==> design/flow/design.v <==
`timescale 1ns/1ns
 `timescale 1ns/1ns
module signed_shifter (input wire [4-1:0] i,
                       input wire signed [16:0] D,
                       output reg signed [16:0] Q);
always @ *
begin
Q = D >>> i;  
end
endmodule
 `timescale 1ns/1ns
module rotator (
    input wire clk,
    input wire rst,
    input wire signed  [16:0]    x_i,
    input wire signed  [16:0]    y_i,
    output wire signed [16:0]    x_o,
    output wire signed [16:0]    y_o
    );
    parameter integer iteration             = 0;  
    parameter signed [16:0] tangle = 0;  
    reg signed [16:0] x_1;
    reg signed [16:0] y_1;
    wire signed [16:0] x_i_shifted;
    wire signed [16:0] y_i_shifted;
    signed_shifter x_shifter(iteration,x_i,x_i_shifted);
    signed_shifter y_shifter(iteration,y_i,y_i_shifted);
    always @ (posedge clk)
        if (rst) begin
            x_1 <= 0;
            y_1 <= 0;
            end else begin
            if (y_i > 0) begin   
                x_1 <= x_i + y_i_shifted;  
                y_1 <= y_i - x_i_shifted;  
                end else begin
                x_1 <= x_i - y_i_shifted;  
                y_1 <= y_i + x_i_shifted;  
            end
        end
        assign x_o = x_1;
        assign y_o = y_1;
endmodule
 `timescale 1ns/1ns
module cordic (
    input wire clk,
    input wire rst,
    input wire                        valid_i,
    input wire signed [16:0]    x_i,
    input wire signed [16:0]    y_i,
    output wire                        valid_o,
    output wire signed [16:0]    x_o,
    output wire signed [16:0]    y_o
    );
    function [16:0] tanangle;
        input [3:0] i;
        begin
            case (i)
                4'b0000: tanangle = 17'd25735;     
                4'b0001: tanangle = 17'd15192;     
                4'b0010: tanangle = 17'd8027;      
                4'b0011: tanangle = 17'd4075;      
                4'b0100: tanangle = 17'd2045;      
                4'b0101: tanangle = 17'd1024;      
                4'b0110: tanangle = 17'd512;       
                4'b0111: tanangle = 17'd256;       
                4'b1000: tanangle = 17'd128;       
                4'b1001: tanangle = 17'd64;        
                4'b1010: tanangle = 17'd32;        
                4'b1011: tanangle = 17'd16;        
                4'b1100: tanangle = 17'd8;         
                4'b1101: tanangle = 17'd4;         
                4'b1110: tanangle = 17'd2;         
                4'b1111: tanangle = 17'd1;         
            endcase
        end
    endfunction
    wire signed [16:0] x [16-1:0];
    wire signed [16:0] y [16-1:0];
    assign x[0]    = x_i < 0  ? -x_i 
                                : x_i;
    assign y[0]    = y_i < 0  ? -y_i
                                : y_i;
    assign x_o     = x[16-1];
    assign y_o     = y[16-1];
    reg [16-2:0] valid_pipe;
    always @ (posedge clk)
        if (rst)
            valid_pipe <= 0;
        else
            valid_pipe <= {valid_pipe[16-3:0], valid_i};
    assign valid_o = valid_pipe[16-2];
    genvar i;
    generate
    for(i = 0;i<16-1;i = i+1)
    begin
        rotator #(.iteration(i), .tangle(tanangle(i))) U (clk,rst,x[i],y[i],x[i+1],y[i+1]);
    end
    endgenerate
endmodule
==> design/flow/run.sh <==
#!/bin/bash
# the make line also repeats each setting of config.mk as NAME=value (left out here)
make -C /OpenROAD-flow-scripts/flow DESIGN_CONFIG=/design/flow/config.mk WORK_HOME=/design/flow/orfs CLKGATE_MAP_FILE= finish
==> design/flow/config.mk <==
export PLATFORM = sky130hd
export DESIGN_NAME = cordic
export DESIGN_NICKNAME = cordic
export VERILOG_FILES = /design/flow/design.v
export SDC_FILE = /design/flow/constraint.sdc
export NUM_CORES = 4
export LEC_CHECK = 0
export CAP_MARGIN = 40
export CELL_PAD_IN_SITES_GLOBAL_PLACEMENT = 2
export CORE_ASPECT_RATIO = 0.8
export CORE_MARGIN = 2
export CORE_UTILIZATION = 53
export CTS_CLUSTER_DIAMETER = 46
export GPL_ROUTABILITY_DRIVEN = 0
export GPL_TIMING_DRIVEN = 1
export MAX_ROUTING_LAYER = met4
export MIN_ROUTING_LAYER = met2
export PLACE_DENSITY_LB_ADDON = 0.04
export SETUP_SLACK_MARGIN = 0.47
export SLEW_MARGIN = 20
export TNS_END_PERCENT = 35
==> design/flow/constraint.sdc <==
create_clock -name core_clock -period 3.09 [get_ports {clk}]
set_input_delay 0.6180 -clock core_clock [delete_from_list [all_inputs] [get_ports {clk}]]
set_output_delay 0.6180 -clock core_clock [all_outputs]
set_load 0.01 [all_outputs]
==> results of run 1 <==
==> results.cfg, run 1 <==
; flow metrics
[synth]
synth_adder_area_share_pct = 18.4
synthDominantCellAreaShare_pct = 25.2
synthFlopType = dfxtp_1
synth.distinct_cells = 73
synth_cells = 5291
synth.logic.top_family = simple AND/OR/NAND/NOR gates
topCellsByArea = dfxtp_1 (25%), ha_1 (17%), xnor2_1 (7.0%), nor2_1 (6.4%), a21oi_1 (4.6%)
synth_flops = 524
most_common_cell = nor2_1
synth-edff-count = 0
synthMuxAreaShare_pct = 0.905
synthXorXnorAreaFrac_pct = 11.3
avgSynthCellArea_um2 = 7.87
ys_seq_share_pct = 25.2
synthSimpleGateAreaFrac_pct = 21.5
common_cells = nor2_1 (706), ha_1 (560), dfxtp_1 (524)
synth_area_leader_cell = dfxtp_1
yosys_area_mm2 = 0.0416
syn_area_mm2 = 0.0416
yosys_cells = 5291
fp_nets = 5919
synthArstFlopShare_pct = 0
aoi_share_pct = 18.0
ys_warn_count = 47

[run_status]
haltStage = global placement without I/O
error_line = [ERROR FLW-0024] Place density exceeds 1.0 (current PLACE_DENSITY_LB_ADDON =  0.04). Please check if the value of  PLACE_DENSITY_LB_ADDON is between 0 and 0.99.
status = did not finish

[floorplanning]
fp_util_pct = 53.8
die_x_um = 317
rows = 91
core_mm2 = 0.0774
die_height_um = 255
die-area_mm2 = 0.0808
==> run 2: changes to the inputs <==
- ABC_AREA: unset -> 0
- CAP_MARGIN: 40 -> 30
- CELL_PAD_IN_SITES_DETAIL_PLACEMENT: unset -> 1
- CELL_PAD_IN_SITES_GLOBAL_PLACEMENT: 2 -> 3
- CORE_ASPECT_RATIO: 0.8 -> 1.6
- CORE_MARGIN: 2 -> 8
- CORE_UTILIZATION: 53 -> 40
- CTS_CLUSTER_DIAMETER: 46 -> unset
- GPL_ROUTABILITY_DRIVEN: 0 -> unset
- GPL_TIMING_DRIVEN: 1 -> unset
- MAX_ROUTING_LAYER: met4 -> met5
- PLACE_DENSITY_LB_ADDON: 0.04 -> unset
- SETUP_SLACK_MARGIN: 0.47 -> 0.85
- TNS_END_PERCENT: 35 -> 60
- clock period: 3.09 -> 4.52 ns (I/O delays scaled with it)
==> results.cfg, run 2 <==
; flow metrics
[detailed_routing]
routed_wl_mm = 143
drtPass1Iterations = 7
ant_nets = 0
via_per_inst = 7.53
wl_per_cell_um = 19.6
vias = 55100
drt_iter0_drc = 7441
drc = 0

[final_timing]
rsz0062_at_grt = true
slew_headroom_pct = 39.9
slew_violations = 0
finalClockSkew_ns = 0.0155
final.setup.worst_slack_ns = 0.166
fmax_ghz = 0.230
finalClockPeriodUsage_pct = 96.3
tightest_slew_ns = 0.900
worst_hold_slack_ns = 0.447
setup_viol = 0
fin_crit_ns = 4.35
hold_violations = 0

[synth]
synthDominantCellAreaShare_pct = 25.2
ys_seq_share_pct = 25.2
avgSynthCellArea_um2 = 7.87
synth.logic.top_family = simple AND/OR/NAND/NOR gates
most_common_cell = nor2_1
synth_cells = 5291
synth-edff-count = 0
synth_area_leader_cell = dfxtp_1
yosys_cells = 5291
ys_warn_count = 47
synth_flops = 524
synthFlopType = dfxtp_1
topCellsByArea = dfxtp_1 (25%), ha_1 (17%), xnor2_1 (7.0%), nor2_1 (6.4%), a21oi_1 (4.6%)
syn_area_mm2 = 0.0416
synthXorXnorAreaFrac_pct = 11.3
aoi_share_pct = 18.0
synthMuxAreaShare_pct = 0.905
common_cells = nor2_1 (706), ha_1 (560), dfxtp_1 (524)
synth.distinct_cells = 73
synthSimpleGateAreaFrac_pct = 21.5
fp_nets = 5919
synth_adder_area_share_pct = 18.4
yosys_area_mm2 = 0.0416
synthArstFlopShare_pct = 0

[run_status]
status = no timing/DRC/antenna violations

[worst_setup_path]
slowest_stage = or4b_4
startpoint = genblk1[1].U.y_1[2]$_SDFF_PP0_
r2r_slack_ns = 0.17
crit_end = genblk1[2].U.x_1[14]$_SDFF_PP0_
crit_required_ns = 5.08
slowest_delay_ns = 0.49
crit_cells = 21
critPathMaxFanout = 6
rr_startpoint = genblk1[1].U.y_1[2]$_SDFF_PP0_
cp_cell_sequence = inv_2, ha_4, or4b_4, nor4b_4, nand2_1, or3_4, nor2b_4, nand2_2, o21ai_4, fa_2, nor2b_4, o21ai_2, a21boi_2, o21ai_2, a21oi_2, a41oi_2, buf_4, a21oi_4, nand3_2, nor4bb_1, nor4_1
crit_arrival_ns = 4.91
endpoint_kind = register
r2r_cells = 21
crit_type = register to register
path_buffers = 2
crit_family = simple AND/OR/NAND/NOR gates
cp-start-kind = register
r2r-end = genblk1[2].U.x_1[14]$_SDFF_PP0_

[job]
drv_cap = 0
tool_warnings = 74

[placed_design]
dp_cells = 6874
post_dp_cell_area_mm2 = 0.0463
dp_worst_setup_slack_ns = -0.330
dp_hpwl_mm = 105
io_buffers = 71
gp_congestion = 0.961

[floorplanning]
core_mm2 = 0.103
fp_util_pct = 40.4
ioPinCount = 72
die-area_mm2 = 0.115
die_height_um = 424
rows = 149
die_x_um = 271

[clock_tree]
cts_tree = done
clkSlewWorstSetupHoldPaths_ns = 0.06
ctsLongestPathBuffers = 3
htreeDepth = 2
cts_num_sinks = 524
insertion_delay_ns = 0.67
cts_root_buffer = clkbuf_16
cts_made_buffers = 59

[global_route]
grt_pass1_wl_mm = 219
track_usage_pct = 35.3
grt_pass1_vias = 60500
grt_antenna_before_repair = 0
grt_max_degree = 165
grt-ovfl-total = 0

[worst_hold_path]
min-delay-path-class = register to register
min_to = valid_pipe[1]$_SDFF_PP0_
min_from = valid_pipe[0]$_SDFF_PP0_
hold_depth = 1

[finish]
final_nets = 6544
stdcell_count = 7321
area_growth_pct = 29.6
postLayoutCellArea_mm2 = 0.0539
[run 2: repair_timing]
| item | 4_1_cts | 5_1_grt |
|---|---|---|
| hold buffers | 0 | 0 |
| endpoints found under the setup margin | 256 | 285 |
| gates resized | 352 | 435 |
| buffers inserted | 226 | 112 |
| pin swaps | 219 | 266 |
| hold endpoints to repair | 0 | 0 |
[run 2: through the flow]
stage | utilization [%] | TNS [ns]
after detailed placement | 44.9 | -2.95
after global routing | 52.3 | 0
after CTS | 49.8 | 0
final | 52.3 | 0
after global placement | 44.9 | -1.84
after floorplan | - | 0
[run 2: final cells by class]
| cell class | count | area [µm²] |
|---|---|---|
| antenna | 1 | 2.50 |
| clock buffer | 79 | 1680 |
| clock inverter | 27 | 377 |
| fill | 12200 | 49100 |
| inverter | 376 | 1420 |
| multi-input combinational | 4255 | 32600 |
| sequential | 524 | 10600 |
| tap | 1359 | 1700 |
| timing repair buffer | 700 | 5650 |
[run 2: metal layers]
metal | global-route usage (%) | part of all wire, % | vias up
li1 | - | - | 19600
met1 | - | 0 | 19700
met2 | 48.4 | 58 | 14600
met3 | 39.1 | 33 | 1239
met4 | 8.62 | 8.9 | 6
met5 | 1.10 | 0.096 | -
==> run 3: changes to the inputs <==
- ABC_AREA: 0 -> 1
- CAP_MARGIN: 30 -> 35
- CELL_PAD_IN_SITES_DETAIL_PLACEMENT: 1 -> unset
- CELL_PAD_IN_SITES_GLOBAL_PLACEMENT: 3 -> unset
- CORE_ASPECT_RATIO: 1.6 -> 0.5
- CORE_MARGIN: 8 -> 2
- CORE_UTILIZATION: 40 -> 72
- CTS_CLUSTER_DIAMETER: unset -> 400
- CTS_CLUSTER_SIZE: unset -> 100
- MAX_ROUTING_LAYER: met5 -> unset
- MIN_ROUTING_LAYER: met2 -> unset
- PLACE_DENSITY_LB_ADDON: unset -> 0.2
- SETUP_SLACK_MARGIN: 0.85 -> 0.58
- TNS_END_PERCENT: 60 -> unset
- clock period: 4.52 -> 2.54 ns (I/O delays scaled with it)
==> results.cfg, run 3 <==
; flow metrics
[run_status]
status = did not finish
haltStage = detailed placement
error_line = [ERROR DPL-0033] detailed placement checks failed during check placement.

[placed_design]
io_buffers = 71
gp_congestion = 1.09

[floorplanning]
rows = 63
die_height_um = 178
die_x_um = 352
core_mm2 = 0.0596
ioPinCount = 72
fp_util_pct = 73.4
die-area_mm2 = 0.0628

[synth]
synthArstFlopShare_pct = 0
synthMuxAreaShare_pct = 0
synthXorXnorAreaFrac_pct = 5.31
aoi_share_pct = 22.2
ys_warn_count = 47
synth-edff-count = 0
avgSynthCellArea_um2 = 6.68
synthFlopType = dfxtp_1
synth_cells = 6544
synthSimpleGateAreaFrac_pct = 21.9
topCellsByArea = dfxtp_1 (24%), ha_1 (16%), a21oi_1 (10%), nand2_1 (9.5%), inv_1 (8.0%)
synth.logic.top_family = AND-OR/OR-AND gates
ys_seq_share_pct = 24.0
syn_area_mm2 = 0.0437
yosys_cells = 6544
yosys_area_mm2 = 0.0437
synthDominantCellAreaShare_pct = 24.0
synth_flops = 524
synth.distinct_cells = 55
synth_adder_area_share_pct = 17.4
synth_area_leader_cell = dfxtp_1
fp_nets = 7172
common_cells = nand2_1 (1104), inv_1 (936), a21oi_1 (899)
most_common_cell = nand2_1
## run 3: metrics by stage
step                    TNS (ns)
after global placement    -90.39
after floorplan           -15.18
==> run 4: changes to the inputs <==
- ABC_AREA: 1 -> unset
- CAP_MARGIN: 35 -> 40
- CELL_PAD_IN_SITES_GLOBAL_PLACEMENT: unset -> 0
- CORE_ASPECT_RATIO: 0.5 -> unset
- CORE_UTILIZATION: 72 -> 68
- CTS_CLUSTER_DIAMETER: 400 -> 355
- CTS_CLUSTER_SIZE: 100 -> unset
- GPL_TIMING_DRIVEN: unset -> 1
- HOLD_SLACK_MARGIN: unset -> -0.02
- MAX_ROUTING_LAYER: unset -> met4
- MIN_ROUTING_LAYER: unset -> met1
- PLACE_DENSITY_LB_ADDON: 0.2 -> unset
- SETUP_SLACK_MARGIN: 0.58 -> 0.47
- TNS_END_PERCENT: unset -> 35
- clock period: 2.54 -> 4.36 ns (I/O delays scaled with it)
==> results.cfg, run 4 <==
; flow metrics
[clock_tree]
ctsLongestPathBuffers = 3
cts_root_buffer = clkbuf_16
cts_num_sinks = 524
clkSlewWorstSetupHoldPaths_ns = 0.07
cts_tree = done
htreeDepth = 2
hold_buffers = 0
cts_made_buffers = 56
insertion_delay_ns = 0.63

[global_route]
grt-ovfl-total = 0
grt_pass1_wl_mm = 185
use_met2_pct = 58.4
grt_util_met1_pct = 46.5
use_met3_pct = 3.54
grt_max_degree = 206
grt_pass1_vias = 37800
track_usage_pct = 36.0
grt_antenna_before_repair = 1
grt.busiest_layer = met2

[worst_setup_path]
crit_end = genblk1[2].U.y_1[15]$_SDFF_PP0_
crit_arrival_ns = 5.22
r2r_slack_ns = -0.41
slowest_delay_ns = 0.49
r2r_cells = 22
endpoint_kind = register
crit_cells = 22
path_buffers = 3
crit_top_cell = a21oi_2
rr_startpoint = genblk1[1].U.y_1[3]$_SDFF_PP0_
cp-start-kind = register
crit_required_ns = 4.81
crit_family = AND-OR/OR-AND gates
critPathMaxFanout = 5
startpoint = genblk1[1].U.y_1[3]$_SDFF_PP0_
cp_cell_sequence = inv_4, ha_4, or4b_4, nor4b_4, nand2_1, or3_4, nor2b_4, buf_4, buf_6, nand2_4, o21ai_4, ha_4, a21o_1, a21oi_2, o21ai_1, a21oi_2, o21bai_1, a21oi_2, o31a_1, a21oi_2, xnor2_1, nor2_1
r2r-end = genblk1[2].U.y_1[15]$_SDFF_PP0_
slowest_stage = or4b_4
crit_type = register to register

[finish]
fill_cells = 3454
final_nets = 6458
postLayoutCellArea_mm2 = 0.0519
area_growth_pct = 24.6

[final_timing]
finalClockPeriodUsage_pct = 109
slew_violations = 0
fin_crit_ns = 4.77
slew_headroom_pct = 38.4
tightest_slew_ns = 0.924
final.setup.worst_slack_ns = -0.409
hold_violations = 0
setup_viol = 20
rsz0062_at_grt = true
fmax_ghz = 0.210
finalClockSkew_ns = 0.0242

[synth]
syn_area_mm2 = 0.0416
ys_warn_count = 47
synth_flops = 524
synthXorXnorAreaFrac_pct = 11.3
synthFlopType = dfxtp_1
synthDominantCellAreaShare_pct = 25.2
synthSimpleGateAreaFrac_pct = 21.5
synthMuxAreaShare_pct = 0.905
synthArstFlopShare_pct = 0
synth_area_leader_cell = dfxtp_1
synth.distinct_cells = 73
ys_seq_share_pct = 25.2
topCellsByArea = dfxtp_1 (25%), ha_1 (17%), xnor2_1 (7.0%), nor2_1 (6.4%), a21oi_1 (4.6%)
yosys_area_mm2 = 0.0416
most_common_cell = nor2_1
synth_adder_area_share_pct = 18.4
synth-edff-count = 0
synth.logic.top_family = simple AND/OR/NAND/NOR gates
aoi_share_pct = 18.0
yosys_cells = 5291
synth_cells = 5291
fp_nets = 5919
avgSynthCellArea_um2 = 7.87
common_cells = nor2_1 (706), ha_1 (560), dfxtp_1 (524)

[floorplanning]
die_height_um = 251
ioPinCount = 72
rows = 90
fp_util_pct = 68.8
die-area_mm2 = 0.0632
core_mm2 = 0.0605
die_x_um = 251

[job]
tool_warnings = 71
drv_cap = 0

[worst_hold_path]
hold_depth = 1
min_to = valid_pipe[10]$_SDFF_PP0_
min-delay-path-class = register to register
min_from = valid_pipe[9]$_SDFF_PP0_

[run_status]
status = complete, but fails checks
check.faults = setup timing

[placed_design]
io_buffers = 71
gp_congestion = 0.952
post_dp_cell_area_mm2 = 0.0450
dp_worst_setup_slack_ns = -0.418
dp_hpwl_mm = 79.9

[detailed_routing]
vias = 41300
ant_nets = 0
antenna_cells = 0
wl_per_cell_um = 19.2
drtPass1Iterations = 8
drt_iter0_drc = 4086
routed_wl_mm = 127
drc = 0
via_per_inst = 6.20
-- run 4: routing by layer --
metal | share of wire [%] | wire length [µm]
met5 | 0 | 0
met3 | 7.1 | 9100
met2 | 45 | 57800
met1 | 42 | 53300
met4 | 5.7 | 7200
-- run 4: per-stage QoR --
step | TNS (ns) | hold slack, ns | utilization (%) | std cells
2_1_floorplan | 0 | 0.414 | - | 5291
3_3_place_gp | -3.03 | 0.415 | 74.4 | 6259
3_5_place_dp | -4.19 | 0.425 | 74.4 | 6259
4_1_cts | 0 | 0.437 | 80.9 | 6540
5_1_grt | -5.51 | 0.454 | 85.8 | 6653
6_report | -3.43 | 0.428 | 85.8 | 6653
-- run 4: timing repair --
item	in CTS	in global routing
hold endpoints to repair	0	0
pin swaps	163	362
setup buffers	182	113
resized	221	540
setup endpoints to repair	157	247
-- run 4: layout make-up --
class / count / area, µm² / area share [%]
multi-input combinational: 4255 / 32000 / 61.7
sequential: 524 / 10500 / 20.3
timing repair buffer: 617 / 5020 / 9.68
clock buffer: 75 / 1560 / 3.02
inverter: 376 / 1420 / 2.74
tap: 782 / 978 / 1.89
clock inverter: 24 / 314 / 0.606
==> run 5: changes to the inputs <==
- ABC_AREA: unset -> 1
- CELL_PAD_IN_SITES_DETAIL_PLACEMENT: unset -> 2
- CORE_UTILIZATION: 68 -> 72
- CTS_CLUSTER_DIAMETER: 355 -> 46
- HOLD_SLACK_MARGIN: -0.02 -> 0.06
- PLACE_DENSITY_LB_ADDON: unset -> 0.15
- SLEW_MARGIN: 20 -> 15
- clock period: 4.36 -> 2.29 ns (I/O delays scaled with it)
==> results.cfg, run 5 <==
; flow metrics
[synth]
ys_seq_share_pct = 24.0
common_cells = nand2_1 (1104), inv_1 (936), a21oi_1 (899)
aoi_share_pct = 22.2
most_common_cell = nand2_1
topCellsByArea = dfxtp_1 (24%), ha_1 (16%), a21oi_1 (10%), nand2_1 (9.5%), inv_1 (8.0%)
avgSynthCellArea_um2 = 6.68
yosys_cells = 6544
synthSimpleGateAreaFrac_pct = 21.9
synth_flops = 524
synthArstFlopShare_pct = 0
ys_warn_count = 47
synth_cells = 6544
synth-edff-count = 0
yosys_area_mm2 = 0.0437
synth_area_leader_cell = dfxtp_1
fp_nets = 7172
synth_adder_area_share_pct = 17.4
synthFlopType = dfxtp_1
synth.distinct_cells = 55
synthMuxAreaShare_pct = 0
synthXorXnorAreaFrac_pct = 5.31
synth.logic.top_family = AND-OR/OR-AND gates
syn_area_mm2 = 0.0437
synthDominantCellAreaShare_pct = 24.0

[run_status]
error_line = [ERROR DPL-0038] Utilization greater than 100%, impossible to legalize
haltStage = detailed placement
status = did not finish

[floorplanning]
rows = 90
ioPinCount = 72
fp_util_pct = 72.6
die_height_um = 250
die_x_um = 250
die-area_mm2 = 0.0627
core_mm2 = 0.0602

[placed_design]
gp_congestion = 1.08
io_buffers = 71
==> run 5: stage by stage <==
step	setup TNS, ns	hold slack [ns]
global placement	-203.47	0.389
floorplan	-76.36	0.388
==> run 6: changes to the inputs <==
- CAP_MARGIN: 40 -> 20
- CELL_PAD_IN_SITES_DETAIL_PLACEMENT: 2 -> unset
- CELL_PAD_IN_SITES_GLOBAL_PLACEMENT: 0 -> unset
- CTS_CLUSTER_DIAMETER: 46 -> 375
- CTS_CLUSTER_SIZE: unset -> 95
- GPL_TIMING_DRIVEN: 1 -> unset
- HOLD_SLACK_MARGIN: 0.06 -> unset
- MAX_ROUTING_LAYER: met4 -> unset
- MIN_ROUTING_LAYER: met1 -> unset
- PLACE_DENSITY: unset -> 0.38
- PLACE_DENSITY_LB_ADDON: 0.15 -> unset
- SETUP_SLACK_MARGIN: 0.47 -> -0.17
- SLEW_MARGIN: 15 -> 20
- TNS_END_PERCENT: 35 -> 5
- clock period: 2.29 -> 2.77 ns (I/O delays scaled with it)
==> results.cfg, run 6 <==
; flow metrics
[run_status]
status = did not finish
haltStage = global routing
error_line = [ERROR GRT-0116] Global routing finished with congestion. Check the congestion regions in the DRC Viewer.

[synth]
synthSimpleGateAreaFrac_pct = 21.9
common_cells = nand2_1 (1104), inv_1 (936), a21oi_1 (899)
synthXorXnorAreaFrac_pct = 5.31
most_common_cell = nand2_1
aoi_share_pct = 22.2
synth-edff-count = 0
synthMuxAreaShare_pct = 0
synth_cells = 6544
avgSynthCellArea_um2 = 6.68
yosys_cells = 6544
yosys_area_mm2 = 0.0437
synth_adder_area_share_pct = 17.4
synth_area_leader_cell = dfxtp_1
synth_flops = 524
synth.distinct_cells = 55
topCellsByArea = dfxtp_1 (24%), ha_1 (16%), a21oi_1 (10%), nand2_1 (9.5%), inv_1 (8.0%)
synthFlopType = dfxtp_1
syn_area_mm2 = 0.0437
synthDominantCellAreaShare_pct = 24.0
synth.logic.top_family = AND-OR/OR-AND gates
synthArstFlopShare_pct = 0
fp_nets = 7172
ys_warn_count = 47
ys_seq_share_pct = 24.0

[clock_tree]
cts_root_buffer = clkbuf_16
cts_num_sinks = 524
hold_buffers = 0
cts_made_buffers = 9
ctsLongestPathBuffers = 3
htreeDepth = 1

[placed_design]
post_dp_cell_area_mm2 = 0.0552
io_buffers = 71
gp_congestion = 1.04
dp_hpwl_mm = 119

[floorplanning]
die_x_um = 250
core_mm2 = 0.0602
rows = 90
fp_util_pct = 72.6
ioPinCount = 72
die_height_um = 250
die-area_mm2 = 0.0627

[global_route]
grt-ovfl-total = 448
track_usage_pct = 81.2
-- run 6: timing repair --
action,4_1_cts
hold endpoints to repair,0
pin swaps,155
buffers inserted,74
resized,559
setup endpoints to repair,301
gates cloned,3
-- run 6: metrics by stage --
stage	instances	setup TNS (ns)	setup WS, ns	utilization [%]
CTS	8716	-52.18	-0.355	96.2
floorplan	6544	-16.62	-0.250	-
global placement	8634	-76.23	-0.890	91.7
detailed placement	8634	-124.19	-1.16	91.7
-- run 6: routing by layer --
layer / global-route usage [%] / GRT overflow
met1: 79.8 / 0
met4: 85.5 / 177
met3: 66.5 / 12
met5: 21.2 / 0
met2: 98.4 / 259
==> run 7: changes to the inputs <==
- ABC_AREA: 1 -> unset
- CORE_UTILIZATION: 72 -> 59
- CTS_CLUSTER_DIAMETER: 375 -> unset
- CTS_CLUSTER_SIZE: 95 -> unset
- PLACE_DENSITY: 0.38 -> unset
- SETUP_SLACK_MARGIN: -0.17 -> 0.76
- TNS_END_PERCENT: 5 -> unset
- clock period: 2.77 -> 3.13 ns (I/O delays scaled with it)
==> results.cfg, run 7 <==
; flow metrics
[synth]
synthArstFlopShare_pct = 0
yosys_area_mm2 = 0.0416
synth_adder_area_share_pct = 18.4
common_cells = nor2_1 (706), ha_1 (560), dfxtp_1 (524)
synthSimpleGateAreaFrac_pct = 21.5
synth_cells = 5291
fp_nets = 5919
synth.distinct_cells = 73
most_common_cell = nor2_1
synthXorXnorAreaFrac_pct = 11.3
ys_warn_count = 47
ys_seq_share_pct = 25.2
synth_flops = 524
syn_area_mm2 = 0.0416
synthFlopType = dfxtp_1
aoi_share_pct = 18.0
synth-edff-count = 0
synth.logic.top_family = simple AND/OR/NAND/NOR gates
avgSynthCellArea_um2 = 7.87
synthDominantCellAreaShare_pct = 25.2
topCellsByArea = dfxtp_1 (25%), ha_1 (17%), xnor2_1 (7.0%), nor2_1 (6.4%), a21oi_1 (4.6%)
synth_area_leader_cell = dfxtp_1
synthMuxAreaShare_pct = 0.905
yosys_cells = 5291

[clock_tree]
cts_made_buffers = 59
hold_buffers = 0
htreeDepth = 2
cts_num_sinks = 524
cts_root_buffer = clkbuf_16
ctsLongestPathBuffers = 3

[floorplanning]
die_height_um = 270
core_mm2 = 0.0699
die_x_um = 270
die-area_mm2 = 0.0727
rows = 97
fp_util_pct = 59.5
ioPinCount = 72

[placed_design]
gp_congestion = 0.933
io_buffers = 71
post_dp_cell_area_mm2 = 0.0538
dp_worst_setup_slack_ns = -1.49
dp_hpwl_mm = 94.6

[run_status]
haltStage = global routing
status = did not finish
run 7: repair_timing:
item | CTS
resized | 558
setup endpoints to repair | 456
cloned | 8
buffers inserted | 272
pin swaps | 465
run 7: per-stage QoR:
stage	cells	hold WS [ns]
after floorplan	5291	0.414
after global placement	7400	0.415
after detailed placement	7400	0.424
after CTS	7792	0.307
==> run 8: changes to the inputs <==
- CAP_MARGIN: 20 -> 40
- CELL_PAD_IN_SITES_GLOBAL_PLACEMENT: unset -> 2
- CORE_ASPECT_RATIO: unset -> 0.59
- CORE_MARGIN: 2 -> 8
- CORE_UTILIZATION: 59 -> 17
- CTS_CLUSTER_DIAMETER: unset -> 53
- GPL_ROUTABILITY_DRIVEN: unset -> 0
- GPL_TIMING_DRIVEN: unset -> 1
- MAX_ROUTING_LAYER: unset -> met5
- MIN_ROUTING_LAYER: unset -> met2
- SETUP_SLACK_MARGIN: 0.76 -> 0.31
- SLEW_MARGIN: 20 -> 35
- TNS_END_PERCENT: unset -> 65
- clock period: 3.13 -> 3.09 ns (I/O delays scaled with it)
==> results.cfg, run 8 <==
; flow metrics
[job]
drv_cap = 0
tool_warnings = 63

[synth]
syn_area_mm2 = 0.0416
synth_area_leader_cell = dfxtp_1
yosys_cells = 5291
synth_flops = 524
synthFlopType = dfxtp_1
synth_cells = 5291
synthXorXnorAreaFrac_pct = 11.3
ys_warn_count = 47
ys_seq_share_pct = 25.2
most_common_cell = nor2_1
fp_nets = 5919
synth_adder_area_share_pct = 18.4
yosys_area_mm2 = 0.0416
synth-edff-count = 0
avgSynthCellArea_um2 = 7.87
synthMuxAreaShare_pct = 0.905
synthDominantCellAreaShare_pct = 25.2
synthArstFlopShare_pct = 0
common_cells = nor2_1 (706), ha_1 (560), dfxtp_1 (524)
synth.logic.top_family = simple AND/OR/NAND/NOR gates
aoi_share_pct = 18.0
topCellsByArea = dfxtp_1 (25%), ha_1 (17%), xnor2_1 (7.0%), nor2_1 (6.4%), a21oi_1 (4.6%)
synthSimpleGateAreaFrac_pct = 21.5
synth.distinct_cells = 73

[run_status]
status = complete, but fails checks
check.faults = setup timing

[final_timing]
fmax_ghz = 0.238
finalClockPeriodUsage_pct = 136
slew_headroom_pct = 44.0
fin_crit_ns = 4.21
slew_violations = 0
setup_viol = 362
hold_violations = 0
tightest_slew_ns = 0.835
rsz0062_at_grt = true
finalClockSkew_ns = 0.0873
final.setup.worst_slack_ns = -1.12

[global_route]
grt_pass1_wl_mm = 271
grt-ovfl-total = 0
track_usage_pct = 20.0
grt_max_degree = 97
grt_antenna_before_repair = 0
grt_pass1_vias = 73100

[worst_hold_path]
min-delay-path-class = input port to register
hold_depth = 2
min_to = genblk1[9].U.y_1[7]$_SDFF_PP0_
min_from = rst

[worst_setup_path]
crit_top_cell = a21oi_2
cp_cell_sequence = inv_2, ha_4, or4b_4, nor4b_4, nand2_2, or3_4, nand2b_4, nor2_4, xnor2_2, ha_1, nor2b_4, o21ai_4, a21boi_4, o21ai_2, a21oi_2, a41oi_2, a211oi_2, o31a_1, or3_1, a21oi_2
slowest_delay_ns = 0.49
crit_required_ns = 3.71
cp-start-kind = register
r2r_slack_ns = -1.12
r2r-end = genblk1[2].U.x_1[16]$_SDFF_PP0_
crit_type = register to register
rr_startpoint = genblk1[1].U.y_1[3]$_SDFF_PP0_
crit_end = genblk1[2].U.x_1[16]$_SDFF_PP0_
slowest_stage = or4b_4
crit_arrival_ns = 4.83
crit_cells = 20
r2r_cells = 20
startpoint = genblk1[1].U.y_1[3]$_SDFF_PP0_
path_buffers = 1
crit_family = simple AND/OR/NAND/NOR gates
endpoint_kind = register
critPathMaxFanout = 3

[detailed_routing]
ant_nets = 0
drtPass1Iterations = 9
wl_per_cell_um = 17.1
drt_iter0_drc = 5547
drc = 0
routed_wl_mm = 184
vias = 63600
via_per_inst = 5.92

[clock_tree]
ctsLongestPathBuffers = 3
insertion_delay_ns = 0.72
cts_num_sinks = 524
htreeDepth = 3
cts_made_buffers = 90
cts_root_buffer = clkbuf_16
cts_tree = done
clkSlewWorstSetupHoldPaths_ns = 0.06

[floorplanning]
fp_util_pct = 17.1
die_height_um = 396
die_x_um = 660
ioPinCount = 72
die-area_mm2 = 0.261
core_mm2 = 0.243
rows = 139

[placed_design]
dp_cells = 10100
io_buffers = 71
post_dp_cell_area_mm2 = 0.0596
dp_hpwl_mm = 135

[finish]
fill_cells = 25600
final_nets = 8049
postLayoutCellArea_mm2 = 0.0740
stdcell_count = 10700
area_growth_pct = 77.9
==> run 8: final cells by class <==
type	count	area, µm²	area share, %
Antenna cell	8	20.0	0.0270
Clock buffer	106	2440	3.30
Clock inverter	63	704	0.951
Inverter	376	1440	1.95
Multi-Input combinational cell	4255	37000	49.9
Sequential cell	524	10600	14.3
Tap cell	3243	4060	5.48
Timing Repair Buffer	2174	17800	24.1
==> run 8: per-layer routing <==
metal / vias to the layer above / global-route usage, % / wire length (µm)
met5: - / 15.0 / 3950
met4: 109 / 2.22 / 5530
met3: 878 / 36.3 / 99400
met2: 17300 / 16.5 / 74600
met1: 22700 / - / 0
li1: 22600 / - / -
==> run 8: per-stage QoR <==
stage / TNS, ns / hold WS (ns) / util, % / setup WS (ns)
after global placement: -224.53 / 0.415 / 24.5 / -1.65
after CTS: -136.03 / 0.274 / 28.5 / -1.11
final: -171.72 / 0.327 / 30.4 / -1.12
after global routing: -235.43 / 0.308 / 30.4 / -1.31
after detailed placement: -230.75 / 0.424 / 24.5 / -1.62
after floorplan: -64.57 / 0.414 / - / -0.929
==> run 8: what timing repair did <==
action	in CTS	in global routing
gates resized	914	673
cloned	6	0
setup endpoints to repair	418	431
hold buffers	0	0
buffers inserted	330	156
pin swaps	549	570
==> run 9: changes to the inputs <==
- ABC_AREA: unset -> 1
- CAP_MARGIN: 40 -> 20
- CELL_PAD_IN_SITES_GLOBAL_PLACEMENT: 2 -> 0
- CORE_ASPECT_RATIO: 0.59 -> 0.9
- CORE_MARGIN: 8 -> 2
- CORE_UTILIZATION: 17 -> 72
- CTS_CLUSTER_DIAMETER: 53 -> 307
- GPL_ROUTABILITY_DRIVEN: 0 -> unset
- HOLD_SLACK_MARGIN: unset -> 0.06
- MAX_ROUTING_LAYER: met5 -> met4
- MIN_ROUTING_LAYER: met2 -> met1
- PLACE_DENSITY_LB_ADDON: unset -> 0.28
- SETUP_SLACK_MARGIN: 0.31 -> 0.47
- SLEW_MARGIN: 35 -> 20
- TNS_END_PERCENT: 65 -> 35
- clock period: 3.09 -> 4.41 ns (I/O delays scaled with it)
==> results.cfg, run 9 <==
; flow metrics
[detailed_routing]
wl_met2_mm = 53.8
dr_wl_met3_mm = 14.9
via_per_inst = 6.04
top_layer = met4
wl_per_cell_um = 17.3
vias = 45100
routed_wl_mm = 129
drtPass1Iterations = 6
met1_length_mm = 57.7
drc = 0
drt_iter0_drc = 5080
ant_nets = 0

[worst_setup_path]
crit_type = register to register
cp_cell_sequence = inv_1, ha_1, nand3_1, inv_1, nand4_1, nand2_1, nand2_1, o21ai_0, fa_1, inv_1, nand3_1, nand2_1, a21oi_1, o21ai_0, a21boi_0, o21ai_0, a21oi_1, o21a_1
rr_startpoint = genblk1[11].U.y_1[12]$_SDFF_PP0_
startpoint = genblk1[11].U.y_1[12]$_SDFF_PP0_
crit_family = AND-OR/OR-AND gates
r2r-end = genblk1[12].U.x_1[12]$_SDFF_PP0_
endpoint_kind = register
r2r_slack_ns = 0.51
crit_end = genblk1[12].U.x_1[12]$_SDFF_PP0_
cp-start-kind = register
critPathMaxFanout = 13
slowest_stage = dfxtp_1
r2r_cells = 18
crit_required_ns = 4.91
path_buffers = 3
crit_cells = 18
slowest_delay_ns = 0.51
crit_arrival_ns = 4.40

[final_timing]
slew_headroom_pct = 45.6
hold_violations = 0
worst_hold_slack_ns = 0.412
slew_violations = 0
fin_crit_ns = 3.90
rsz0062_at_grt = true
tightest_slew_ns = 0.807
fmax_ghz = 0.256
setup_tns_ns = 0
finalClockSkew_ns = 0.0361
final.setup.worst_slack_ns = 0.510
finalClockPeriodUsage_pct = 88.4
setup_viol = 0

[clock_tree]
htreeDepth = 2
cts_tree = done
clkSlewWorstSetupHoldPaths_ns = 0.07
cts_num_sinks = 524
ctsLongestPathBuffers = 3
hold_buffers = 0
insertion_delay_ns = 0.64
cts_root_buffer = clkbuf_16
cts_made_buffers = 53

[synth]
synthXorXnorAreaFrac_pct = 5.31
ys_seq_share_pct = 24.0
synth.logic.top_family = AND-OR/OR-AND gates
synthDominantCellAreaShare_pct = 24.0
most_common_cell = nand2_1
synthSimpleGateAreaFrac_pct = 21.9
synth_cells = 6544
aoi_share_pct = 22.2
synth.distinct_cells = 55
synth_area_leader_cell = dfxtp_1
synthMuxAreaShare_pct = 0
syn_area_mm2 = 0.0437
synthFlopType = dfxtp_1
avgSynthCellArea_um2 = 6.68
fp_nets = 7172
yosys_cells = 6544
common_cells = nand2_1 (1104), inv_1 (936), a21oi_1 (899)
synthArstFlopShare_pct = 0
synth_adder_area_share_pct = 17.4
topCellsByArea = dfxtp_1 (24%), ha_1 (16%), a21oi_1 (10%), nand2_1 (9.5%), inv_1 (8.0%)
synth-edff-count = 0
ys_warn_count = 47
yosys_area_mm2 = 0.0437
synth_flops = 524

[run_status]
status = no timing/DRC/antenna violations

[floorplanning]
die-area_mm2 = 0.0627
ioPinCount = 72
core_mm2 = 0.0599
die_x_um = 264
fp_util_pct = 73.0
rows = 85
die_height_um = 238

[global_route]
grt_max_degree = 99
grt_pass1_vias = 40700
grt-ovfl-total = 0
track_usage_pct = 40.8
grt_antenna_before_repair = 3
grt_pass1_wl_mm = 205

[job]
drv_cap = 0
tool_warnings = 61

[finish]
fill_cells = 4457
final_nets = 7262
area_growth_pct = 8.68

[placed_design]
io_buffers = 71
dp_hpwl_mm = 99.3
dp_worst_setup_slack_ns = 0.0804
gp_congestion = 1.03

[worst_hold_path]
min_from = valid_pipe[12]$_SDFF_PP0_
hold_depth = 2
min_to = valid_pipe[13]$_SDFF_PP0_
min-delay-path-class = register to register
-- run 9: metrics by stage --
step	instance area [µm²]	utilization (%)	std cells
6_report	47500	79.3	7464
5_1_grt	47500	79.3	7464
4_1_cts	47300	79.0	7454
3_5_place_dp	45500	76.0	7355
2_1_floorplan	43700	-	6544
3_3_place_gp	45500	76.0	7355
-- run 9: final cells by class --
class / instances / area [µm²] / area share [%]
Sequential cell: 524 / 10500 / 22.1
Timing Repair Buffer: 144 / 1280 / 2.70
Clock buffer: 68 / 1450 / 3.06
Clock inverter: 31 / 372 / 0.782
Multi-Input combinational cell: 4964 / 29400 / 61.8
Inverter: 947 / 3560 / 7.50
Tap cell: 783 / 980 / 2.06
Antenna cell: 3 / 7.51 / 0.0158
-- run 9: per-layer routing --
| layer | track usage, % | vias up |
|---|---|---|
| li1 | - | 22100 |
| met1 | 57.5 | 20400 |
| met3 | 7.39 | 253 |
| met4 | 10.2 | 0 |
| met5 | - | - |
| met2 | 60.1 | 2359 |
-- run 9: repair_timing --
action | CTS | global route
resized | 1 | 57
pin swaps | 0 | 4
setup endpoints to repair | 1 | 101
buffers inserted | 0 | 7
==> run 10: changes to the inputs <==
- CAP_MARGIN: 20 -> 40
- CELL_PAD_IN_SITES_DETAIL_PLACEMENT: unset -> 2
- CORE_ASPECT_RATIO: 0.9 -> unset
- CTS_CLUSTER_DIAMETER: 307 -> 233
- PLACE_DENSITY_LB_ADDON: 0.28 -> 0.04
- SETUP_SLACK_MARGIN: 0.47 -> -0.05
- clock period: 4.41 -> 2.91 ns (I/O delays scaled with it)
==> results.cfg, run 10 <==
; flow metrics
[synth]
synthDominantCellAreaShare_pct = 24.0
synth-edff-count = 0
synth_area_leader_cell = dfxtp_1
synthSimpleGateAreaFrac_pct = 21.9
yosys_area_mm2 = 0.0437
synthXorXnorAreaFrac_pct = 5.31
ys_seq_share_pct = 24.0
syn_area_mm2 = 0.0437
synth_cells = 6544
synth_flops = 524
synthFlopType = dfxtp_1
synth.distinct_cells = 55
synthArstFlopShare_pct = 0
yosys_cells = 6544
common_cells = nand2_1 (1104), inv_1 (936), a21oi_1 (899)
synth.logic.top_family = AND-OR/OR-AND gates
aoi_share_pct = 22.2
synth_adder_area_share_pct = 17.4
fp_nets = 7172
topCellsByArea = dfxtp_1 (24%), ha_1 (16%), a21oi_1 (10%), nand2_1 (9.5%), inv_1 (8.0%)
most_common_cell = nand2_1
ys_warn_count = 47
synthMuxAreaShare_pct = 0
avgSynthCellArea_um2 = 6.68

[floorplanning]
ioPinCount = 72
die-area_mm2 = 0.0627
fp_util_pct = 72.6
core_mm2 = 0.0602
die_x_um = 250
rows = 90
die_height_um = 250

[run_status]
haltStage = detailed placement
status = did not finish
error_line = Error: detail_place.tcl, 38 bad optional access

[placed_design]
gp_congestion = 1.06
io_buffers = 71
run 10: metrics by stage:
step / setup TNS [ns] / area (µm²) / setup WS (ns)
global placement: -36.28 / 53600 / -0.816
floorplan: -1.83 / 43800 / -0.147
==> run 11: changes to the inputs <==
- CAP_MARGIN: 40 -> 20
- CELL_PAD_IN_SITES_DETAIL_PLACEMENT: 2 -> unset
- CELL_PAD_IN_SITES_GLOBAL_PLACEMENT: 0 -> unset
- CORE_UTILIZATION: 72 -> 57
- CTS_CLUSTER_DIAMETER: 233 -> unset
- GPL_TIMING_DRIVEN: 1 -> unset
- HOLD_SLACK_MARGIN: 0.06 -> unset
- MAX_ROUTING_LAYER: met4 -> unset
- MIN_ROUTING_LAYER: met1 -> unset
- PLACE_DENSITY_LB_ADDON: 0.04 -> unset
- SETUP_SLACK_MARGIN: -0.05 -> unset
- TNS_END_PERCENT: 35 -> unset
- clock period: 2.91 -> 2.95 ns (I/O delays scaled with it)
==> results.cfg, run 11 <==
; flow metrics
[placed_design]
dp_worst_setup_slack_ns = -0.906
dp_hpwl_mm = 106
gp_congestion = 0.944
io_buffers = 71
dp_cells = 8759
post_dp_cell_area_mm2 = 0.0547

[synth]
yosys_cells = 6544
aoi_share_pct = 22.2
synthFlopType = dfxtp_1
avgSynthCellArea_um2 = 6.68
yosys_area_mm2 = 0.0437
most_common_cell = nand2_1
synthSimpleGateAreaFrac_pct = 21.9
fp_nets = 7172
synth_flops = 524
synthDominantCellAreaShare_pct = 24.0
syn_area_mm2 = 0.0437
synthXorXnorAreaFrac_pct = 5.31
common_cells = nand2_1 (1104), inv_1 (936), a21oi_1 (899)
topCellsByArea = dfxtp_1 (24%), ha_1 (16%), a21oi_1 (10%), nand2_1 (9.5%), inv_1 (8.0%)
synth.distinct_cells = 55
synth_area_leader_cell = dfxtp_1
synthMuxAreaShare_pct = 0
ys_seq_share_pct = 24.0
synth_cells = 6544
ys_warn_count = 47
synth-edff-count = 0
synthArstFlopShare_pct = 0
synth.logic.top_family = AND-OR/OR-AND gates
synth_adder_area_share_pct = 17.4

[run_status]
status = did not finish
haltStage = global routing

[floorplanning]
die_x_um = 281
fp_util_pct = 57.6
die_height_um = 281
core_mm2 = 0.0759
rows = 101
ioPinCount = 72
die-area_mm2 = 0.0789

[clock_tree]
htreeDepth = 2
cts_num_sinks = 524
ctsLongestPathBuffers = 3
cts_root_buffer = clkbuf_16
cts_made_buffers = 59
[run 11: stage by stage]
stage | setup TNS, ns | utilization, %
after floorplan | -0.102 | -
after global placement | -63.34 | 72.0
after detailed placement | -71.25 | 72.0
after CTS | -0.668 | 78.6
[run 11: what timing repair did]
action / in CTS
hold endpoints to repair: 0
pin swaps: 228
endpoints found under the setup margin: 274
setup buffers: 108
hold buffers: 0
resized: 582
cloned: 8
==> run 12: changes to the inputs <==
- ABC_AREA: 1 -> unset
- CORE_UTILIZATION: 57 -> 40
- clock period: 2.95 -> 5.03 ns (I/O delays scaled with it)
==> results.cfg, run 12 <==
; flow metrics
[global_route]
track_usage_pct = 19.7
grt_pass1_vias = 34500
grt_pass1_wl_mm = 175
grt_max_degree = 148
grt-ovfl-total = 0
grt_antenna_before_repair = 0

[placed_design]
post_dp_cell_area_mm2 = 0.0442
io_buffers = 71
dp_cells = 6690
dp_hpwl_mm = 84.3
gp_congestion = 0.893

[detailed_routing]
drtPass1Iterations = 7
vias = 36100
ant_nets = 0
drt_iter0_drc = 1955
wl_per_cell_um = 15.7
routed_wl_mm = 107
antenna_cells = 0
drc = 0
via_per_inst = 5.31

[synth]
topCellsByArea = dfxtp_1 (25%), ha_1 (17%), xnor2_1 (7.0%), nor2_1 (6.4%), a21oi_1 (4.6%)
synthFlopType = dfxtp_1
synth.logic.top_family = simple AND/OR/NAND/NOR gates
common_cells = nor2_1 (706), ha_1 (560), dfxtp_1 (524)
syn_area_mm2 = 0.0416
synth_flops = 524
synth.distinct_cells = 73
ys_seq_share_pct = 25.2
synth_adder_area_share_pct = 18.4
avgSynthCellArea_um2 = 7.87
synthArstFlopShare_pct = 0
synthMuxAreaShare_pct = 0.905
synthDominantCellAreaShare_pct = 25.2
most_common_cell = nor2_1
synth_cells = 5291
yosys_cells = 5291
synthXorXnorAreaFrac_pct = 11.3
synthSimpleGateAreaFrac_pct = 21.5
aoi_share_pct = 18.0
ys_warn_count = 47
yosys_area_mm2 = 0.0416
synth_area_leader_cell = dfxtp_1
synth-edff-count = 0
fp_nets = 5919

[worst_setup_path]
crit_arrival_ns = 5.18
r2r_slack_ns = 0.36
slowest_stage = or4b_4
cp_cell_sequence = inv_1, ha_1, or4b_4, nor4b_4, nand2_1, or3_1, nor2b_1, nand2_1, o21ai_0, buf_4, fa_1, nor2b_2, o21ai_0, a21boi_1, o21ai_0, a21oi_1, a41oi_2, a21oi_2, nand3_1, nor4bb_1, nor4_1
crit_type = register to register
r2r-end = genblk1[2].U.x_1[14]$_SDFF_PP0_
crit_family = simple AND/OR/NAND/NOR gates
cp-start-kind = register
path_buffers = 2
rr_startpoint = genblk1[1].U.y_1[2]$_SDFF_PP0_
startpoint = genblk1[1].U.y_1[2]$_SDFF_PP0_
crit_cells = 21
crit_required_ns = 5.54
crit_top_cell = o21ai_0
slowest_delay_ns = 0.51
critPathMaxFanout = 4
endpoint_kind = register
r2r_cells = 21
crit_end = genblk1[2].U.x_1[14]$_SDFF_PP0_

[run_status]
status = no timing/DRC/antenna violations

[final_timing]
slew_headroom_pct = 44.7
fin_crit_ns = 4.67
setup_viol = 0
finalClockPeriodUsage_pct = 92.8
fmax_ghz = 0.214
slew_violations = 0
finalClockSkew_ns = 0.0219
tightest_slew_ns = 0.821
hold_violations = 0

[clock_tree]
cts_made_buffers = 67
cts_root_buffer = clkbuf_16
ctsLongestPathBuffers = 3
insertion_delay_ns = 0.62
hold_buffers = 0
clkSlewWorstSetupHoldPaths_ns = 0.06
cts_num_sinks = 524
htreeDepth = 3
cts_tree = done

[worst_hold_path]
hold_depth = 1
min_to = valid_pipe[11]$_SDFF_PP0_
min-delay-path-class = register to register
min_from = valid_pipe[10]$_SDFF_PP0_

[floorplanning]
die-area_mm2 = 0.107
rows = 118
core_mm2 = 0.103
die_height_um = 327
ioPinCount = 72
die_x_um = 327
fp_util_pct = 40.3

[finish]
area_growth_pct = 11.9
stdcell_count = 6810
final_nets = 6009
final_util_pct = 45.1
postLayoutCellArea_mm2 = 0.0466

[job]
drv_cap = 0
tool_warnings = 66
[run 12: timing repair]
action | CTS | global route
resized | 0 | 21
endpoints found under the setup margin | 0 | 28
buffers inserted | 0 | 2
[run 12: final cells by class]
| cell class | count | area [µm²] |
|---|---|---|
| timing repair buffer | 157 | 1410 |
| fill | 10400 | 56800 |
| clock inverter | 35 | 413 |
| sequential | 524 | 10500 |
| inverter | 376 | 1410 |
| multi-input combinational | 4255 | 29300 |
| tap | 1380 | 1730 |
| clock buffer | 83 | 1840 |
[run 12: metal layers]
| layer | vias up | GRT usage [%] | wire length, µm |
|---|---|---|---|
| li1 | 18700 | - | - |
| met1 | 16700 | 25.6 | 50100 |
| met2 | 603 | 34.6 | 50600 |
| met3 | 153 | 2.28 | 3470 |
| met4 | 0 | 4.97 | 2420 |
| met5 | - | 0 | 0 |
[run 12: stage by stage]
| step | hold WS, ns | setup TNS (ns) | worst slack (ns) |
|---|---|---|---|
| after floorplan | 0.414 | 0 | 0.214 |
| after global placement | 0.423 | -0.0166 | -0.0166 |
| after detailed placement | 0.423 | -0.0155 | -0.0155 |
| after CTS | 0.437 | 0 | 0.0454 |
| after global routing | 0.458 | -0.0382 | -0.0257 |
| final | 0.433 | 0 | 0.360 |
==> run 13: changes to the inputs <==
- ABC_AREA: unset -> 1
- CAP_MARGIN: 20 -> 5
- CELL_PAD_IN_SITES_GLOBAL_PLACEMENT: unset -> 0
- CORE_ASPECT_RATIO: unset -> 0.9
- CORE_UTILIZATION: 40 -> 72
- CTS_CLUSTER_DIAMETER: unset -> 307
- GPL_TIMING_DRIVEN: unset -> 1
- MAX_ROUTING_LAYER: unset -> met5
- MIN_ROUTING_LAYER: unset -> met1
- PLACE_DENSITY_LB_ADDON: unset -> 0.28
- SETUP_SLACK_MARGIN: unset -> -0.14
- TNS_END_PERCENT: unset -> 35
- clock period: 5.03 -> 2.99 ns (I/O delays scaled with it)
==> results.cfg, run 13 <==
; flow metrics
[placed_design]
io_buffers = 71
gp_congestion = 1.08
dp_cells = 8340
dp_worst_setup_slack_ns = -1.23
dp_hpwl_mm = 123

[floorplanning]
die-area_mm2 = 0.0627
die_height_um = 238
ioPinCount = 72
core_mm2 = 0.0599
fp_util_pct = 73.0
die_x_um = 264
rows = 85

[synth]
synth_adder_area_share_pct = 17.4
aoi_share_pct = 22.2
synthMuxAreaShare_pct = 0
synthDominantCellAreaShare_pct = 24.0
fp_nets = 7172
synthSimpleGateAreaFrac_pct = 21.9
ys_seq_share_pct = 24.0
synthArstFlopShare_pct = 0
synthFlopType = dfxtp_1
avgSynthCellArea_um2 = 6.68
synth.distinct_cells = 55
synth_area_leader_cell = dfxtp_1
synth_flops = 524
common_cells = nand2_1 (1104), inv_1 (936), a21oi_1 (899)
yosys_cells = 6544
most_common_cell = nand2_1
yosys_area_mm2 = 0.0437
synthXorXnorAreaFrac_pct = 5.31
syn_area_mm2 = 0.0437
synth-edff-count = 0
topCellsByArea = dfxtp_1 (24%), ha_1 (16%), a21oi_1 (10%), nand2_1 (9.5%), inv_1 (8.0%)
ys_warn_count = 47
synth.logic.top_family = AND-OR/OR-AND gates
synth_cells = 6544

[run_status]
status = did not finish
error_line = [ERROR DPL-0033] detailed placement checks failed during check placement.
haltStage = clock tree synthesis
## run 13: stage by stage
stage	area (µm²)	util [%]
after detailed placement	53000	88.4
after global placement	53000	88.4
after floorplan	43700	-
==> run 14: changes to the inputs <==
- CAP_MARGIN: 5 -> 40
- CELL_PAD_IN_SITES_DETAIL_PLACEMENT: unset -> 2
- CORE_ASPECT_RATIO: 0.9 -> unset
- CTS_CLUSTER_DIAMETER: 307 -> 233
- CTS_CLUSTER_SIZE: unset -> 14
- HOLD_SLACK_MARGIN: unset -> 0.06
- MAX_ROUTING_LAYER: met5 -> met4
- PLACE_DENSITY_LB_ADDON: 0.28 -> 0.16
- SETUP_SLACK_MARGIN: -0.14 -> -0.05
- clock period: 2.99 -> 2.75 ns (I/O delays scaled with it)
==> results.cfg, run 14 <==
; flow metrics
[run_status]
status = did not finish
haltStage = detailed placement
error_line = [ERROR DPL-0033] detailed placement checks failed during check placement.

[synth]
avgSynthCellArea_um2 = 6.68
synth_flops = 524
synth.logic.top_family = AND-OR/OR-AND gates
synthXorXnorAreaFrac_pct = 5.31
common_cells = nand2_1 (1104), inv_1 (936), a21oi_1 (899)
topCellsByArea = dfxtp_1 (24%), ha_1 (16%), a21oi_1 (10%), nand2_1 (9.5%), inv_1 (8.0%)
synthFlopType = dfxtp_1
syn_area_mm2 = 0.0437
yosys_cells = 6544
synth_adder_area_share_pct = 17.4
fp_nets = 7172
synth_cells = 6544
yosys_area_mm2 = 0.0437
synthSimpleGateAreaFrac_pct = 21.9
synth-edff-count = 0
synth.distinct_cells = 55
synthMuxAreaShare_pct = 0
synth_area_leader_cell = dfxtp_1
synthArstFlopShare_pct = 0
most_common_cell = nand2_1
ys_warn_count = 47
ys_seq_share_pct = 24.0
aoi_share_pct = 22.2
synthDominantCellAreaShare_pct = 24.0

[floorplanning]
die_x_um = 250
ioPinCount = 72
die_height_um = 250
rows = 90
die-area_mm2 = 0.0627
fp_util_pct = 72.6
core_mm2 = 0.0602

[placed_design]
gp_congestion = 1.06
io_buffers = 71
run 14: through the flow:
stage	cell area (µm²)	setup TNS (ns)	instances
after global placement	55500	-67.44	8622
after floorplan	44300	-4.38	6544
==> run 15: changes to the inputs <==
- CAP_MARGIN: 40 -> 5
- CELL_PAD_IN_SITES_DETAIL_PLACEMENT: 2 -> unset
- CELL_PAD_IN_SITES_GLOBAL_PLACEMENT: 0 -> unset
- CTS_CLUSTER_DIAMETER: 233 -> 231
- CTS_CLUSTER_SIZE: 14 -> unset
- GPL_TIMING_DRIVEN: 1 -> unset
- HOLD_SLACK_MARGIN: 0.06 -> -0.09
- MAX_ROUTING_LAYER: met4 -> unset
- MIN_ROUTING_LAYER: met1 -> unset
- PLACE_DENSITY: unset -> 0.37
- PLACE_DENSITY_LB_ADDON: 0.16 -> unset
- SETUP_SLACK_MARGIN: -0.05 -> -0.09
- SLEW_MARGIN: 20 -> 40
- TNS_END_PERCENT: 35 -> unset
- clock period: 2.75 -> 1.35 ns (I/O delays scaled with it)
==> results.cfg, run 15 <==
; flow metrics
[synth]
ys_warn_count = 47
synthDominantCellAreaShare_pct = 24.0
synth.logic.top_family = AND-OR/OR-AND gates
synthFlopType = dfxtp_1
synth.distinct_cells = 55
synth_area_leader_cell = dfxtp_1
fp_nets = 7172
synthMuxAreaShare_pct = 0
aoi_share_pct = 22.2
synth_adder_area_share_pct = 17.4
topCellsByArea = dfxtp_1 (24%), ha_1 (16%), a21oi_1 (10%), nand2_1 (9.5%), inv_1 (8.0%)
syn_area_mm2 = 0.0437
synthArstFlopShare_pct = 0
yosys_cells = 6544
avgSynthCellArea_um2 = 6.68
common_cells = nand2_1 (1104), inv_1 (936), a21oi_1 (899)
synthSimpleGateAreaFrac_pct = 21.9
synth_flops = 524
synth_cells = 6544
synth-edff-count = 0
yosys_area_mm2 = 0.0437
ys_seq_share_pct = 24.0
most_common_cell = nand2_1
synthXorXnorAreaFrac_pct = 5.31

[floorplanning]
rows = 90
die_x_um = 250
ioPinCount = 72
fp_util_pct = 72.6
die-area_mm2 = 0.0627
core_mm2 = 0.0602
die_height_um = 250

[placed_design]
gp_congestion = 1.03
io_buffers = 71

[run_status]
haltStage = detailed placement
error_line = [ERROR DPL-0038] Utilization greater than 100%, impossible to legalize
status = did not finish
==> run 15: per-stage QoR <==
step | hold WS, ns | instances | instance area [µm²] | setup TNS, ns | setup WS (ns)
2_1_floorplan | 0.377 | 6544 | 46800 | -483.39 | -1.47
3_3_place_gp | 0.388 | 9113 | 61800 | -626.44 | -2.01
==> run 16: changes to the inputs <==
- CAP_MARGIN: 5 -> 20
- CELL_PAD_IN_SITES_DETAIL_PLACEMENT: unset -> 0
- CELL_PAD_IN_SITES_GLOBAL_PLACEMENT: unset -> 1
- CORE_MARGIN: 2 -> 3
- CORE_UTILIZATION: 72 -> 16
- CTS_CLUSTER_DIAMETER: 231 -> 399
- GPL_ROUTABILITY_DRIVEN: unset -> 0
- HOLD_SLACK_MARGIN: -0.09 -> unset
- MAX_ROUTING_LAYER: unset -> met4
- PLACE_DENSITY: 0.37 -> unset
- PLACE_DENSITY_LB_ADDON: unset -> 0.08
- SETUP_SLACK_MARGIN: -0.09 -> 1.05
- SLEW_MARGIN: 40 -> 25
- clock period: 1.35 -> 4.52 ns (I/O delays scaled with it)
==> results.cfg, run 16 <==
; flow metrics
[run_status]
status = no timing/DRC/antenna violations

[detailed_routing]
routed_wl_mm = 176
via_per_inst = 4.10
ant_nets = 0
drc = 0
vias = 43200
drt_iter0_drc = 2166
drtPass1Iterations = 5
wl_per_cell_um = 16.7

[finish]
final_nets = 7542
fill_cells = 30500
area_growth_pct = 30.1
postLayoutCellArea_mm2 = 0.0569

[synth]
avgSynthCellArea_um2 = 6.68
synth-edff-count = 0
synthArstFlopShare_pct = 0
synth_flops = 524
synth_adder_area_share_pct = 17.4
most_common_cell = nand2_1
synth_area_leader_cell = dfxtp_1
synth_cells = 6544
synthXorXnorAreaFrac_pct = 5.31
fp_nets = 7172
topCellsByArea = dfxtp_1 (24%), ha_1 (16%), a21oi_1 (10%), nand2_1 (9.5%), inv_1 (8.0%)
syn_area_mm2 = 0.0437
synth.distinct_cells = 55
yosys_area_mm2 = 0.0437
synthSimpleGateAreaFrac_pct = 21.9
common_cells = nand2_1 (1104), inv_1 (936), a21oi_1 (899)
ys_warn_count = 47
synthFlopType = dfxtp_1
synthMuxAreaShare_pct = 0
synthDominantCellAreaShare_pct = 24.0
ys_seq_share_pct = 24.0
aoi_share_pct = 22.2
synth.logic.top_family = AND-OR/OR-AND gates
yosys_cells = 6544

[clock_tree]
htreeDepth = 3
cts_made_buffers = 82
cts_num_sinks = 524
clkSlewWorstSetupHoldPaths_ns = 0.06
cts_root_buffer = clkbuf_16
insertion_delay_ns = 0.69
cts_tree = done
ctsLongestPathBuffers = 3

[floorplanning]
ioPinCount = 72
die_x_um = 529
rows = 191
die_height_um = 529
die-area_mm2 = 0.280
core_mm2 = 0.271
fp_util_pct = 16.1

[final_timing]
hold_violations = 0
setup_viol = 0
fmax_ghz = 0.301
setup_tns_ns = 0
finalClockPeriodUsage_pct = 73.5
finalClockSkew_ns = 0.0459
fin_crit_ns = 3.32
rsz0062_at_grt = true
tightest_slew_ns = 0.745
slew_headroom_pct = 49.9
slew_violations = 0

[worst_setup_path]
crit_top_cell = o21ai_0
crit_type = register to register
crit_required_ns = 5.09
path_buffers = 1
startpoint = genblk1[1].U.y_1[12]$_SDFF_PP0_
crit_cells = 14
slowest_stage = ha_1
crit_arrival_ns = 3.89
critPathMaxFanout = 14
rr_startpoint = genblk1[1].U.y_1[12]$_SDFF_PP0_
endpoint_kind = register
r2r_slack_ns = 1.20
cp-start-kind = register
crit_family = simple AND/OR/NAND/NOR gates
crit_end = genblk1[2].U.y_1[14]$_SDFF_PP0_
r2r-end = genblk1[2].U.y_1[14]$_SDFF_PP0_
slowest_delay_ns = 0.38
r2r_cells = 14
cp_cell_sequence = or2_2, nor3_4, nand4_1, and2_4, buf_4, nand2_1, xor2_1, ha_1, a21oi_2, o21ai_0, a31oi_1, o41ai_4, o21ai_0, a21oi_1

[job]
drv_cap = 0
tool_warnings = 63

[global_route]
grt_pass1_vias = 43500
grt_antenna_before_repair = 4
grt_pass1_wl_mm = 269
grt_max_degree = 79
grt-ovfl-total = 0
track_usage_pct = 12.7

[placed_design]
dp_hpwl_mm = 143
io_buffers = 71
post_dp_cell_area_mm2 = 0.0502

[worst_hold_path]
hold_depth = 2
min-delay-path-class = register to register
min_from = valid_pipe[7]$_SDFF_PP0_
min_to = valid_pipe[8]$_SDFF_PP0_
==> run 16: per-stage QoR <==
step	cells	hold WS, ns	utilization (%)	worst slack (ns)
6_report	10600	0.396	21.0	1.20
5_1_grt	10600	0.419	21.0	0.941
4_1_cts	10500	0.400	19.9	1.04
3_5_place_dp	10300	0.394	18.5	0.102
3_3_place_gp	10300	0.391	18.5	0.128
2_1_floorplan	6544	0.388	-	1.07
==> run 16: per-layer routing <==
layer | GRT usage, % | part of all wire (%)
met5 | - | 0
met4 | 2.29 | 1.5
met3 | 1.38 | 2.6
met2 | 18.2 | 41
met1 | 18.9 | 55
==> run 16: timing repair <==
action	in CTS	in global routing
hold buffers	0	0
resized	233	585
pin swaps	34	133
setup buffers	32	67
gates cloned	4	2
setup endpoints to repair	237	247
==> run 16: cell type report <==
type                    instances  area (µm²)  share of cell area [%]
multi-input cells            4967       32100                    56.5
flip-flops and latches        524       10500                    18.5
well taps                    3570        4470                    7.86
inverters                     947        3580                    6.29
repair buffers                390        3240                    5.70
clock buffers                 109        2310                    4.07
clock inverters                41         561                   0.986
repair inverters                2        15.0                  0.0264
diodes                          3        7.51                  0.0132
